## exponent_multiplier
module exponent_multiplier (
    i_clk, i_rst_n,
    i_load, i_start, i_select,
    i_A, i_B,
    o_done, led_select, o_P,
	seg_i_A_ten, seg_i_A_unit, 
	seg_i_B_ten, seg_i_B_unit, 
	seg_o_P_thousand, seg_o_P_hundred, seg_o_P_ten, seg_o_P_unit
);
Settings: LEC_CHECK=0, ABC_AREA=1, CAP_MARGIN=20, CORE_ASPECT_RATIO=0.5, CORE_MARGIN=2, CORE_UTILIZATION=72, CTS_CLUSTER_DIAMETER=344, CTS_CLUSTER_SIZE=98, PLACE_DENSITY=0.35, SETUP_SLACK_MARGIN=4.88, SLEW_MARGIN=20, TNS_END_PERCENT=5; clock period 20.6 ns.
run.sh (not shown) runs the stock make flow with config.mk's settings and CLKGATE_MAP_FILE=.
The baseline stopped in detailed placement.
Change:
CORE_ASPECT_RATIO = unset   (was 0.5)
CORE_UTILIZATION = 58   (was 72)
CTS_CLUSTER_DIAMETER = unset   (was 344)
CTS_CLUSTER_SIZE = unset   (was 98)
PLACE_DENSITY = 0.6   (was 0.35)
SETUP_SLACK_MARGIN = unset   (was 4.88)
TNS_END_PERCENT = unset   (was 5)
clock period = 37.1 ns   (was 20.6 ns; I/O delays follow)
Outcome:
- With this change the flow completed and failed the layout checks on negative setup slack
- synthesized area is unchanged
- die area increases by 23%
- synthesized cell count does not change
Change:
CORE_UTILIZATION = 40   (was 58)
CTS_CLUSTER_DIAMETER = 232   (was unset)
MIN_ROUTING_LAYER = met2   (was unset)
clock period = 50.0 ns   (was 37.1 ns; I/O delays follow)
=>
- The new run finished with negative setup slack left
- count of clock-buffer cells in the layout grows by 2
- global-route usage shrinks by 0.99 points
- sequential cell count does not change
- setup slack gets better by 9200 ps
- hold slack gets better by 24 ps
- final cell count shrinks by 9.3%
- final area shrinks by 17%
- wire length shrinks by about 9%
- sequential share of layout area grows by 0.94 points
- area after synthesis stays the same
Change:
ABC_AREA = unset   (was 1)
CTS_CLUSTER_DIAMETER = 193   (was 232)
CTS_CLUSTER_SIZE = 100   (was unset)
MIN_ROUTING_LAYER = unset   (was met2)
PLACE_DENSITY = 0.9   (was 0.6)
What happened: With this change the flow ran to the end with no violations; hold slack degrades by 6.8 ps; setup slack improves by 2200 ps; first-iteration DRC count went down by 58%; core utilization went down by 4.8 points; sequential cell count is unchanged.

* * *

exponent_multiplier again, from the RTL that the note above started with.
make LEC_CHECK=0 CAP_MARGIN=5 CORE_ASPECT_RATIO=0.84 CORE_MARGIN=2 CORE_UTILIZATION=72 MIN_ROUTING_LAYER=met1 PLACE_DENSITY=0.62 SETUP_SLACK_MARGIN=0.27 SLEW_MARGIN=20 TNS_END_PERCENT=25 finish   # period 49.6 ns
Then changed:
Settings changed: CAP_MARGIN 5 to 20, CORE_ASPECT_RATIO 0.84 to unset, CORE_UTILIZATION 72 to 40, MIN_ROUTING_LAYER met1 to unset, PLACE_DENSITY 0.62 to 0.6, SETUP_SLACK_MARGIN 0.27 to unset, TNS_END_PERCENT 25 to unset.
Clock period 49.6 ns to 48.9 ns, I/O delays scaled along.
What happened:
- worst setup slack improves by 0.38 ns
- count of clock-buffer cells in the layout went down by 1
- cell area went up by 2.7%
- final cell count went up by 9.7%
- synthesized area does not change
- critical path depth went up by 4
- via count went down by 4.3%
- clock skew went up by 0.014 ns
- first-iteration DRC count went down by about 36%
Then changed:
Settings changed: CORE_UTILIZATION 40 to 25.
Outcome: Global-route usage drops by 9.1 points. Clock-buffer cell count stays the same.
Then changed:
Settings changed: CORE_UTILIZATION 25 to 58, PLACE_DENSITY 0.6 to unset.
Clock period 48.9 ns to 29.1 ns, I/O delays scaled along.
Now the flow produced a layout that fails on negative setup slack.
Global-route usage grows by 27 points.
Routed wire length grows by 34%.
Register-to-register slack gets worse by 21 ns.
Non-clock buffer count grows by 1808.
Worst setup slack gets worse by 13 ns.
Utilization grows by 61 points.
Then changed:
Settings changed: ABC_AREA set to 1, CORE_UTILIZATION 58 to 72, CTS_CLUSTER_SIZE set to 99, PLACE_DENSITY set to 0.6.
Clock period 29.1 ns to 64.5 ns, I/O delays scaled along.
What happened: With this change the flow finished clean. Count of clock-buffer cells in the layout increases by 1. Worst setup slack gains 17 ns. Wire length decreases by 45%. Die size decreases by 18%. Via count decreases by 25%. Synthesized cell count increases by 24%. First-iteration DRC count decreases by 58%. Final area decreases by 32%.
Then changed:
Settings changed: CTS_CLUSTER_DIAMETER set to 340, PLACE_DENSITY 0.6 to 0.85, SETUP_SLACK_MARGIN set to -1.38, TNS_END_PERCENT set to 20.
Clock period 64.5 ns to 49.7 ns, I/O delays scaled along.
Effect: This time the run ran to the end with violations: negative setup slack; via count went up by 13%; die size stays the same; wire length went up by 21%; setup slack is worse by 7.6 ns; cell area went up by 13%; utilization went up by 9.9 points.

* * *

exponent_multiplier again, from the RTL that the note above started with.
==> flow/design.v (excerpt) <==
module exponent_multiplier (
    i_clk, i_rst_n,
    i_load, i_start, i_select,
    i_A, i_B,
    o_done, led_select, o_P,
	seg_i_A_ten, seg_i_A_unit, 
	seg_i_B_ten, seg_i_B_unit, 
	seg_o_P_thousand, seg_o_P_hundred, seg_o_P_ten, seg_o_P_unit
);
==> flow/config.mk <==
export PLATFORM = sky130hd
export DESIGN_NAME = exponent_multiplier
export DESIGN_NICKNAME = exponent_multiplier
export VERILOG_FILES = /design/flow/design.v
export SDC_FILE = /design/flow/constraint.sdc
export NUM_CORES = 4
export LEC_CHECK = 0
export ABC_AREA = 1
export CAP_MARGIN = 10
export CORE_ASPECT_RATIO = 1.45
export CORE_MARGIN = 2
export CORE_UTILIZATION = 72
export CTS_CLUSTER_DIAMETER = 218
export MAX_ROUTING_LAYER = met4
export MIN_ROUTING_LAYER = met1
export SETUP_SLACK_MARGIN = 1.01
export SLEW_MARGIN = 20
export TNS_END_PERCENT = 95
==> flow/constraint.sdc <==
create_clock -name core_clock -period 47.8 [get_ports {i_clk}]
set_input_delay 9.5600 -clock core_clock [delete_from_list [all_inputs] [get_ports {i_clk}]]
set_output_delay 9.5600 -clock core_clock [all_outputs]
set_load 0.01 [all_outputs]
The first run died in 5_1_grt, error GRT-0232.
Then changed:
--- a/flow/config.mk
+++ b/flow/config.mk
@@ -10 +10 @@
-export CORE_ASPECT_RATIO = 1.45
+export CORE_ASPECT_RATIO = 0.91
@@ -12,2 +12,3 @@
-export CORE_UTILIZATION = 72
-export CTS_CLUSTER_DIAMETER = 218
+export CORE_UTILIZATION = 66
+export CTS_CLUSTER_DIAMETER = 227
+export CTS_CLUSTER_SIZE = 90
@@ -16 +17 @@
-export SETUP_SLACK_MARGIN = 1.01
+export SETUP_SLACK_MARGIN = 5.0
@@ -18 +19 @@
-export TNS_END_PERCENT = 95
+export TNS_END_PERCENT = 25
After rerunning: Now the flow finished but failed the layout checks on negative setup slack; synthesized cell count does not change; area after synthesis does not change; die size grows by 8.9%.
Then changed:
--- a/flow/config.mk
+++ b/flow/config.mk
@@ -8,3 +8,2 @@
-export ABC_AREA = 1
-export CAP_MARGIN = 10
-export CORE_ASPECT_RATIO = 0.91
+export CAP_MARGIN = 5
+export CORE_ASPECT_RATIO = 1.45
@@ -12,4 +11 @@
-export CORE_UTILIZATION = 66
-export CTS_CLUSTER_DIAMETER = 227
-export CTS_CLUSTER_SIZE = 90
-export MAX_ROUTING_LAYER = met4
+export CORE_UTILIZATION = 72
@@ -16,0 +13 @@
+export PLACE_DENSITY = 0.61
==> flow/constraint.sdc (replaced) <==
create_clock -name core_clock -period 49.6 [get_ports {i_clk}]
set_input_delay 9.9200 -clock core_clock [delete_from_list [all_inputs] [get_ports {i_clk}]]
set_output_delay 9.9200 -clock core_clock [all_outputs]
set_load 0.01 [all_outputs]
After rerunning: This time the run died in 5_1_grt with GRT-0232; die area fell by 8.9%; synthesized area fell by 0.87%; synthesized cell count fell by 20%.
Then changed:
--- a/flow/config.mk
+++ b/flow/config.mk
@@ -8 +8 @@
-export CAP_MARGIN = 5
+export CAP_MARGIN = 10
@@ -11 +11,3 @@
-export CORE_UTILIZATION = 72
+export CORE_UTILIZATION = 66
+export CTS_CLUSTER_SIZE = 90
+export MAX_ROUTING_LAYER = met4
@@ -13 +14,0 @@
-export PLACE_DENSITY = 0.61
==> flow/constraint.sdc (replaced) <==
create_clock -name core_clock -period 47.8 [get_ports {i_clk}]
set_input_delay 9.5600 -clock core_clock [delete_from_list [all_inputs] [get_ports {i_clk}]]
set_output_delay 9.5600 -clock core_clock [all_outputs]
set_load 0.01 [all_outputs]
The changed run completed, yet does not pass: max-capacitance violations, max-slew violations.
Die size grows by a little under a tenth.
Synthesized cell count stays the same.
Area after synthesis is unchanged.
